==> flow/design.v (excerpt) <==
module AProject2(led,lednext,switch,switchnext,btn, clk, rst, a, b, c, d, e, f, g, an
    );
clock: 10.5 ns
lec_check: 0
abc_area: 0
cap_margin: 15
cell_pad_in_sites_global_placement: 0
core_margin: 2
core_utilization: 72
cts_cluster_diameter: 234
hold_slack_margin: 0.28
max_routing_layer: met5
min_routing_layer: met1
setup_slack_margin: -0.67
slew_margin: 20
run.sh (not shown) runs the stock make flow with config.mk's settings and CLKGATE_MAP_FILE=.
The first run died in 4_1_cts.
==> next run, changes <==
Settings changed: ABC_AREA 0 to unset, CAP_MARGIN 15 to 20, CELL_PAD_IN_SITES_GLOBAL_PLACEMENT 0 to unset, CORE_UTILIZATION 72 to 58, CTS_CLUSTER_DIAMETER 234 to unset, HOLD_SLACK_MARGIN 0.28 to unset, MAX_ROUTING_LAYER met5 to unset, MIN_ROUTING_LAYER met1 to unset, SETUP_SLACK_MARGIN -0.67 to 3.2.
Clock period 10.5 ns to 12.0 ns, I/O delays scaled along.
=>
- With this change the flow aborted during 5_1_grt with GRT-0232
- synthesized cell count stays the same
- die size grows by 24%
- synthesized area is unchanged
==> next run, changes <==
Settings changed: ABC_AREA set to 1, CAP_MARGIN 20 to 40, CELL_PAD_IN_SITES_GLOBAL_PLACEMENT set to 0, CORE_UTILIZATION 58 to 66, CTS_CLUSTER_DIAMETER set to 209, MAX_ROUTING_LAYER set to met5, MIN_ROUTING_LAYER set to met1, PLACE_DENSITY_LB_ADDON set to 0.01, SETUP_SLACK_MARGIN 3.2 to 0.61.
Clock period 12.0 ns to 13.0 ns, I/O delays scaled along.
What happened: Now the flow passed the timing, DRC and antenna checks. Synthesized area rose by 19%. Synthesized cell count grows by 51%. Die area rose by 4.9%.


AProject2 again, from the RTL that the note above started with.
==> flow/config.mk <==
export PLATFORM = sky130hd
export DESIGN_NAME = AProject2
export DESIGN_NICKNAME = AProject2
export VERILOG_FILES = /design/flow/design.v
export SDC_FILE = /design/flow/constraint.sdc
export NUM_CORES = 4
export LEC_CHECK = 0
export ABC_AREA = 1
export CAP_MARGIN = 20
export CORE_MARGIN = 2
export CORE_UTILIZATION = 72
export CTS_CLUSTER_SIZE = 73
export MAX_ROUTING_LAYER = met4
export PLACE_DENSITY = 0.35
export SLEW_MARGIN = 20
==> flow/constraint.sdc <==
create_clock -name core_clock -period 12.5 [get_ports {clk}]
set_input_delay 2.5000 -clock core_clock [delete_from_list [all_inputs] [get_ports {clk}]]
set_output_delay 2.5000 -clock core_clock [all_outputs]
set_load 0.01 [all_outputs]
==> next run, changes <==
- ABC_AREA: 1 -> unset
- CORE_UTILIZATION: 72 -> 58
- CTS_CLUSTER_SIZE: 73 -> unset
- MAX_ROUTING_LAYER: met4 -> unset
- PLACE_DENSITY: 0.35 -> unset
- SETUP_SLACK_MARGIN: unset -> -0.92
- clock period: 12.5 -> 12.0 ns (I/O delays scaled with it)
Outcome: The new run finished but fails on setup timing. Die area is higher by a few percent. Final area climbs by a few percent. Routed wire length went down by a few percent. Via count goes down by about a fifth. Worst setup slack got worse by 1.5 ns.
==> next run, changes <==
- ABC_AREA: unset -> 1
- CELL_PAD_IN_SITES_DETAIL_PLACEMENT: unset -> 1
- CELL_PAD_IN_SITES_GLOBAL_PLACEMENT: unset -> 2
- CORE_ASPECT_RATIO: unset -> 1.15
- CORE_UTILIZATION: 58 -> 28
- CTS_CLUSTER_DIAMETER: unset -> 229
- GPL_TIMING_DRIVEN: unset -> 0
- SETUP_SLACK_MARGIN: -0.92 -> unset
- clock period: 12.0 -> 20.6 ns (I/O delays scaled with it)
Effect: Now the flow finished clean. Design area shrinks by 1.8%. Die size grows by 140%. Critical path depth grows by 19. Power shrinks by 22%. Clock-buffer cell count shrinks by 4. Clock power shrinks by 33%. Sequential power shrinks by 42%. Sequential share of layout area grows by 0.32 points. Area after synthesis grows by 19%. Cell count grows by 42%.


Starting RTL as in the previous note.
make LEC_CHECK=0 CAP_MARGIN=35 CORE_MARGIN=2 CORE_UTILIZATION=51 PLACE_DENSITY_LB_ADDON=0.04 SLEW_MARGIN=20 finish   # period 17.3 ns
The starting point finished with timing, DRC and antenna clean.
Change:
--- a/flow/config.mk
+++ b/flow/config.mk
@@ -6,7 +6,6 @@
 export NUM_CORES = 4
 export LEC_CHECK = 0
-export CAP_MARGIN = 35
+export CAP_MARGIN = 15
 export CORE_MARGIN = 2
 export CORE_UTILIZATION = 51
-export PLACE_DENSITY_LB_ADDON = 0.04
 export SLEW_MARGIN = 20
=>
- The new run finished clean
- count of clock-buffer cells in the layout came out higher by 1
- flip-flop count is unchanged
- wire length came out lower by 0.54%
- area after synthesis does not change
- global-route usage barely changes
- fmax came out higher by 1.2%
- sequential share of layout area came out lower by 0.26 points
- clock power came out higher by about 20%
- total power came out higher by 9.0%
- design area came out higher by 1.2%
Change:
--- a/flow/config.mk
+++ b/flow/config.mk
@@ -6,6 +6,6 @@
 export NUM_CORES = 4
 export LEC_CHECK = 0
-export CAP_MARGIN = 15
+export CAP_MARGIN = 20
 export CORE_MARGIN = 2
-export CORE_UTILIZATION = 51
+export CORE_UTILIZATION = 40
 export SLEW_MARGIN = 20
==> flow/constraint.sdc (replaced) <==
create_clock -name core_clock -period 22.9 [get_ports {clk}]
set_input_delay 4.5800 -clock core_clock [delete_from_list [all_inputs] [get_ports {clk}]]
set_output_delay 4.5800 -clock core_clock [all_outputs]
set_load 0.01 [all_outputs]
After rerunning: The new run went through all stages and came out clean; combinational power decreases by 30%; global-route usage falls by 8.3 points; wire length is lower by 3.4%; non-clock buffer count drops by 73; hold slack hardly moves; via count came out lower by 3.5%; clock skew came out lower by 0.0090 ns; first-iteration DRC count drops by 19%; clock-buffer cell count went up by 4.
Change:
--- a/flow/config.mk
+++ b/flow/config.mk
@@ -6,6 +6,15 @@
 export NUM_CORES = 4
 export LEC_CHECK = 0
-export CAP_MARGIN = 20
+export ABC_AREA = 1
+export CAP_MARGIN = 10
+export CELL_PAD_IN_SITES_GLOBAL_PLACEMENT = 0
 export CORE_MARGIN = 2
-export CORE_UTILIZATION = 40
+export CORE_UTILIZATION = 66
+export CTS_CLUSTER_DIAMETER = 209
+export GPL_ROUTABILITY_DRIVEN = 0
+export HOLD_SLACK_MARGIN = -0.1
+export MAX_ROUTING_LAYER = met4
+export MIN_ROUTING_LAYER = met1
+export PLACE_DENSITY_LB_ADDON = 0.01
+export SETUP_SLACK_MARGIN = 3.67
 export SLEW_MARGIN = 20
==> flow/constraint.sdc (replaced) <==
create_clock -name core_clock -period 12.7 [get_ports {clk}]
set_input_delay 2.5400 -clock core_clock [delete_from_list [all_inputs] [get_ports {clk}]]
set_output_delay 2.5400 -clock core_clock [all_outputs]
set_load 0.01 [all_outputs]
=>
- The changed run completed with no timing, DRC or antenna violations
- clock skew stays flat
- count of clock-buffer cells in the layout drops by 8
- synthesized cell count grows by 51%
Change:
==> flow/config.mk (replaced) <==
export PLATFORM = sky130hd
export DESIGN_NAME = AProject2
export DESIGN_NICKNAME = AProject2
export VERILOG_FILES = /design/flow/design.v
export SDC_FILE = /design/flow/constraint.sdc
export NUM_CORES = 4
export LEC_CHECK = 0
export ABC_AREA = 1
export CAP_MARGIN = 20
export CORE_MARGIN = 2
export CORE_UTILIZATION = 72
export CTS_CLUSTER_DIAMETER = 242
export CTS_CLUSTER_SIZE = 80
export PLACE_DENSITY_LB_ADDON = 0.21
export SETUP_SLACK_MARGIN = 1.64
export SLEW_MARGIN = 20
==> flow/constraint.sdc (replaced) <==
create_clock -name core_clock -period 12.0 [get_ports {clk}]
set_input_delay 2.4000 -clock core_clock [delete_from_list [all_inputs] [get_ports {clk}]]
set_output_delay 2.4000 -clock core_clock [all_outputs]
set_load 0.01 [all_outputs]
What happened: The changed run failed in global routing (5_1_grt) with GRT-0116. Synthesized cell count does not change. Die size shrinks by 8.2%. Synthesized area is unchanged.
Change:
==> flow/config.mk (replaced) <==
export PLATFORM = sky130hd
export DESIGN_NAME = AProject2
export DESIGN_NICKNAME = AProject2
export VERILOG_FILES = /design/flow/design.v
export SDC_FILE = /design/flow/constraint.sdc
export NUM_CORES = 4
export LEC_CHECK = 0
export CAP_MARGIN = 20
export CORE_MARGIN = 2
export CORE_UTILIZATION = 40
export SLEW_MARGIN = 20
==> flow/constraint.sdc (replaced) <==
create_clock -name core_clock -period 21.6 [get_ports {clk}]
set_input_delay 4.3200 -clock core_clock [delete_from_list [all_inputs] [get_ports {clk}]]
set_output_delay 4.3200 -clock core_clock [all_outputs]
set_load 0.01 [all_outputs]
After rerunning: This time the run went through all stages and came out clean; synthesized cell count drops by 34%; area after synthesis drops by 16%; die size climbs by 49%.
Power and IR drop assume default switching activity.
